==> flow/design.v <==
module sdram_controller (
    wr_addr,
    wr_data,
    wr_enable,
    rd_addr,
    rd_data,
    rd_ready,
    rd_enable,
    busy, rst_n, clk,
    addr, bank_addr, data_in, data_out, data_oe, clock_enable, cs_n, ras_n, cas_n, we_n,
    data_mask_low, data_mask_high
);
parameter ROW_WIDTH = 13;
parameter COL_WIDTH = 9;
parameter BANK_WIDTH = 2;
parameter SDRADDR_WIDTH = ROW_WIDTH > COL_WIDTH ? ROW_WIDTH : COL_WIDTH;
parameter HADDR_WIDTH = BANK_WIDTH + ROW_WIDTH + COL_WIDTH;
parameter CLK_FREQUENCY = 133;   
parameter REFRESH_TIME =  32;    
parameter REFRESH_COUNT = 8192;  
localparam CYCLES_BETWEEN_REFRESH = ( CLK_FREQUENCY
                                      * 1_000
                                      * REFRESH_TIME
                                    ) / REFRESH_COUNT;
localparam IDLE      = 5'b00000;
localparam INIT_NOP1 = 5'b01000,
           INIT_PRE1 = 5'b01001,
           INIT_NOP1_1=5'b00101,
           INIT_REF1 = 5'b01010,
           INIT_NOP2 = 5'b01011,
           INIT_REF2 = 5'b01100,
           INIT_NOP3 = 5'b01101,
           INIT_LOAD = 5'b01110,
           INIT_NOP4 = 5'b01111;
localparam REF_PRE  =  5'b00001,
           REF_NOP1 =  5'b00010,
           REF_REF  =  5'b00011,
           REF_NOP2 =  5'b00100;
localparam READ_ACT  = 5'b10000,
           READ_NOP1 = 5'b10001,
           READ_CAS  = 5'b10010,
           READ_NOP2 = 5'b10011,
           READ_READ = 5'b10100;
localparam WRIT_ACT  = 5'b11000,
           WRIT_NOP1 = 5'b11001,
           WRIT_CAS  = 5'b11010,
           WRIT_NOP2 = 5'b11011;
localparam CMD_PALL = 8'b10010001,
           CMD_REF  = 8'b10001000,
           CMD_NOP  = 8'b10111000,
           CMD_MRS  = 8'b10000000,
           CMD_BACT = 8'b10011000,
           CMD_READ = 8'b10101001,
           CMD_WRIT = 8'b10100001;
input  [HADDR_WIDTH-1:0]   wr_addr;
input  [15:0]              wr_data;
input                      wr_enable;
input  [HADDR_WIDTH-1:0]   rd_addr;
output [15:0]              rd_data;
input                      rd_enable;
output                     rd_ready;
output                     busy;
input                      rst_n;
input                      clk;
output [SDRADDR_WIDTH-1:0] addr;
output [BANK_WIDTH-1:0]    bank_addr;
input  [15:0]              data_in;
output [15:0]              data_out;
output                     data_oe;
output                     clock_enable;
output                     cs_n;
output                     ras_n;
output                     cas_n;
output                     we_n;
output                     data_mask_low;
output                     data_mask_high;
reg  [HADDR_WIDTH-1:0]   haddr_r;
reg  [15:0]              wr_data_r;
reg  [15:0]              rd_data_r;
reg                      busy;
reg                      data_mask_low_r;
reg                      data_mask_high_r;
reg [SDRADDR_WIDTH-1:0]  addr_r;
reg [BANK_WIDTH-1:0]     bank_addr_r;
reg                      rd_ready_r;
wire                     data_mask_low, data_mask_high;
assign data_mask_high = data_mask_high_r;
assign data_mask_low  = data_mask_low_r;
assign rd_data        = rd_data_r;
reg [3:0] state_cnt;
reg [9:0] refresh_cnt;
reg [7:0] command;
reg [4:0] state;
reg [7:0] command_nxt;
reg [3:0] state_cnt_nxt;
reg [4:0] next;
assign {clock_enable, cs_n, ras_n, cas_n, we_n} = command[7:3];
assign bank_addr      = (state[4]) ? bank_addr_r : command[2:1];
assign addr           = (state[4] | state == INIT_LOAD) ? addr_r : { {SDRADDR_WIDTH-11{1'b0}}, command[0], 10'd0 };
assign data_out = wr_data_r;
assign data_oe  = (state == WRIT_CAS);
assign rd_ready = rd_ready_r;
always @ (posedge clk)
  if (~rst_n)
    begin
    state <= INIT_NOP1;
    command <= CMD_NOP;
    state_cnt <= 4'hf;
    haddr_r <= {HADDR_WIDTH{1'b0}};
    wr_data_r <= 16'b0;
    rd_data_r <= 16'b0;
    busy <= 1'b0;
    end
  else
    begin
    state <= next;
    command <= command_nxt;
    if (!state_cnt)
      state_cnt <= state_cnt_nxt;
    else
      state_cnt <= state_cnt - 1'b1;
    if (wr_enable)
      wr_data_r <= wr_data;
    if (state == READ_READ)
      begin
      rd_data_r <= data_in;
      rd_ready_r <= 1'b1;
      end
    else
      rd_ready_r <= 1'b0;
    busy <= state[4];
    if (rd_enable)
      haddr_r <= rd_addr;
    else if (wr_enable)
      haddr_r <= wr_addr;
    end
always @ (posedge clk)
 if (~rst_n)
   refresh_cnt <= 10'b0;
 else
   if (state == REF_NOP2)
     refresh_cnt <= 10'b0;
   else
     refresh_cnt <= refresh_cnt + 1'b1;
always @*
begin
    if (state[4])
      {data_mask_low_r, data_mask_high_r} = 2'b00;
    else
      {data_mask_low_r, data_mask_high_r} = 2'b11;
   bank_addr_r = 2'b00;
   addr_r = {SDRADDR_WIDTH{1'b0}};
   if (state == READ_ACT | state == WRIT_ACT)
     begin
     bank_addr_r = haddr_r[HADDR_WIDTH-1:HADDR_WIDTH-(BANK_WIDTH)];
     addr_r = haddr_r[HADDR_WIDTH-(BANK_WIDTH+1):HADDR_WIDTH-(BANK_WIDTH+ROW_WIDTH)];
     end
   else if (state == READ_CAS | state == WRIT_CAS)
     begin
     bank_addr_r = haddr_r[HADDR_WIDTH-1:HADDR_WIDTH-(BANK_WIDTH)];
     addr_r = {
               {SDRADDR_WIDTH-(11){1'b0}},
               1'b1,                        
               {10-COL_WIDTH{1'b0}},
               haddr_r[COL_WIDTH-1:0]
              };
     end
   else if (state == INIT_LOAD)
     begin
     addr_r = {{SDRADDR_WIDTH-10{1'b0}}, 10'b1000110000};
     end
end
always @*
begin
   state_cnt_nxt = 4'd0;
   command_nxt = CMD_NOP;
   if (state == IDLE)
        if (refresh_cnt >= CYCLES_BETWEEN_REFRESH)
          begin
          next = REF_PRE;
          command_nxt = CMD_PALL;
          end
        else if (rd_enable)
          begin
          next = READ_ACT;
          command_nxt = CMD_BACT;
          end
        else if (wr_enable)
          begin
          next = WRIT_ACT;
          command_nxt = CMD_BACT;
          end
        else
          begin
          next = IDLE;
          end
    else
      if (!state_cnt)
        case (state)
          INIT_NOP1:
            begin
            next = INIT_PRE1;
            command_nxt = CMD_PALL;
            end
          INIT_PRE1:
            begin
            next = INIT_NOP1_1;
            end
          INIT_NOP1_1:
            begin
            next = INIT_REF1;
            command_nxt = CMD_REF;
            end
          INIT_REF1:
            begin
            next = INIT_NOP2;
            state_cnt_nxt = 4'd7;
            end
          INIT_NOP2:
            begin
            next = INIT_REF2;
            command_nxt = CMD_REF;
            end
          INIT_REF2:
            begin
            next = INIT_NOP3;
            state_cnt_nxt = 4'd7;
            end
          INIT_NOP3:
            begin
            next = INIT_LOAD;
            command_nxt = CMD_MRS;
            end
          INIT_LOAD:
            begin
            next = INIT_NOP4;
            state_cnt_nxt = 4'd1;
            end
          REF_PRE:
            begin
            next = REF_NOP1;
            end
          REF_NOP1:
            begin
            next = REF_REF;
            command_nxt = CMD_REF;
            end
          REF_REF:
            begin
            next = REF_NOP2;
            state_cnt_nxt = 4'd7;
            end
          WRIT_ACT:
            begin
            next = WRIT_NOP1;
            state_cnt_nxt = 4'd1;
            end
          WRIT_NOP1:
            begin
            next = WRIT_CAS;
            command_nxt = CMD_WRIT;
            end
          WRIT_CAS:
            begin
            next = WRIT_NOP2;
            state_cnt_nxt = 4'd1;
            end
          READ_ACT:
            begin
            next = READ_NOP1;
            state_cnt_nxt = 4'd1;
            end
          READ_NOP1:
            begin
            next = READ_CAS;
            command_nxt = CMD_READ;
            end
          READ_CAS:
            begin
            next = READ_NOP2;
            state_cnt_nxt = 4'd1;
            end
          READ_NOP2:
            begin
            next = READ_READ;
            end
          default:
            begin
            next = IDLE;
            end
          endcase
      else
        begin
        next = state;
        command_nxt = command;
        end
end
endmodule
Settings: LEC_CHECK=0, CAP_MARGIN=0, CORE_MARGIN=2, CORE_UTILIZATION=64, CTS_CLUSTER_DIAMETER=81, CTS_CLUSTER_SIZE=29, HOLD_SLACK_MARGIN=0.29, PLACE_DENSITY=0.6, SLEW_MARGIN=20; clock period 2.37 ns.
run.sh (not shown) runs the stock make flow with config.mk's settings and CLKGATE_MAP_FILE=.
The baseline did not get past clock tree synthesis with DPL-0033.
Change:
Settings changed: CAP_MARGIN 0 to 20, CORE_UTILIZATION 64 to 40, CTS_CLUSTER_DIAMETER 81 to unset, CTS_CLUSTER_SIZE 29 to unset, HOLD_SLACK_MARGIN 0.29 to unset.
Clock period 2.37 ns to 4.09 ns, I/O delays scaled along.
Result: With this change the flow ran to the end with no violations; synthesized cell count stays the same; die size came out higher by about 60%; synthesized area does not change.
Change:
Clock period 4.09 ns to 7.5 ns, I/O delays scaled along.
Clock skew stays flat.
Via count is lower by 0.88%.
Routed wire length is about the same.
First-iteration DRC count is lower by 17%.
Non-clock buffer count is lower by 2.
Clock-buffer cell count is lower by 1.
Area after synthesis stays the same.
Change:
Settings changed: CORE_UTILIZATION 40 to 57, CTS_CLUSTER_SIZE set to 99.
Clock period 7.5 ns to 3.03 ns, I/O delays scaled along.
What happened: Power rises by 140%. Register-to-register slack got worse by 4.0 ns. Final area stays the same. Clock power rises by 130%. First-iteration DRC count rises by 74%. Clock-buffer cell count is unchanged. Global-route usage rises by 8.6 points. Wire length rises by 1.2%. Worst setup slack got worse by 3.3 ns. Core utilization rises by 24 points. Final cell count falls by 4.0%.

Setup of yarrow:
RTL: the design.v shown in full above, as it stands there.
make LEC_CHECK=0 CAP_MARGIN=20 CELL_PAD_IN_SITES_DETAIL_PLACEMENT=0 CORE_ASPECT_RATIO=1.34 CORE_MARGIN=2 CORE_UTILIZATION=67 CTS_CLUSTER_SIZE=37 GPL_TIMING_DRIVEN=1 HOLD_SLACK_MARGIN=0.29 MAX_ROUTING_LAYER=met5 MIN_ROUTING_LAYER=met1 SETUP_SLACK_MARGIN=0.01 SLEW_MARGIN=30 TNS_END_PERCENT=60 finish   # period 2.8 ns
As the logs show, yarrow stopped at 5_1_grt after a tool error, so it never reached the end of the flow.
--- input diff yarrow..delta ---
Settings: CTS_CLUSTER_SIZE: 37 -> unset; CORE_ASPECT_RATIO: 1.34 -> 1.0; CTS_CLUSTER_DIAMETER: unset -> 80; HOLD_SLACK_MARGIN: 0.29 -> -0.09.
### Flow results
From yarrow to delta the numbers moved as follows: area share of fa/ha/maj cells after synthesis about even; floorplan utilization rose 1.4 points; yosys-reported design area after synthesis about even; mapped cell area about even. Register bit total from synthesis came out exactly the same in delta and yarrow. Diff delta..yarrow | mean instance size in the synthesized netlist | unchanged. In the tables for delta and yarrow, width of the die reads higher with delta. On floorplan core area, yarrow loses to delta. Each of delta and yarrow falls short of a clean finish. yarrow is listed as incomplete: the tool reported an error in 5_1_grt and the run ended there.
For indigo, these inputs were changed with respect to delta:
Settings: clearing SETUP_SLACK_MARGIN, which used to be 0.01; clearing TNS_END_PERCENT, which used to be 60; clearing MAX_ROUTING_LAYER, which used to be met5; clearing CELL_PAD_IN_SITES_DETAIL_PLACEMENT, which used to be 0; swapping 1.0 for 1.99 in CORE_ASPECT_RATIO; clearing MIN_ROUTING_LAYER, which used to be met1; clearing GPL_TIMING_DRIVEN, which used to be 1; swapping 30 for 20 in SLEW_MARGIN; putting PLACE_DENSITY at 0.6 where nothing was set; clearing CTS_CLUSTER_DIAMETER, which used to be 80; clearing HOLD_SLACK_MARGIN, which used to be -0.09; swapping 2.8 for 7.5 in the clock period (ns, I/O delays scaled along).
- indigo closes out successfully: all stages finished, all timing, DRC and antenna checks passed.
- Summary of indigo over delta: synthesized-area fraction occupied by and/or/nand/nor cells shows no meaningful change; net count entering floorplan shows no meaningful change; chip width shows a reduction of 28%; area of the core region shows an increase of 65 um^2.
- Die area (indigo over delta): increase, about 0.55%
No activity file was given, so power comes from the tool's default toggle rates.
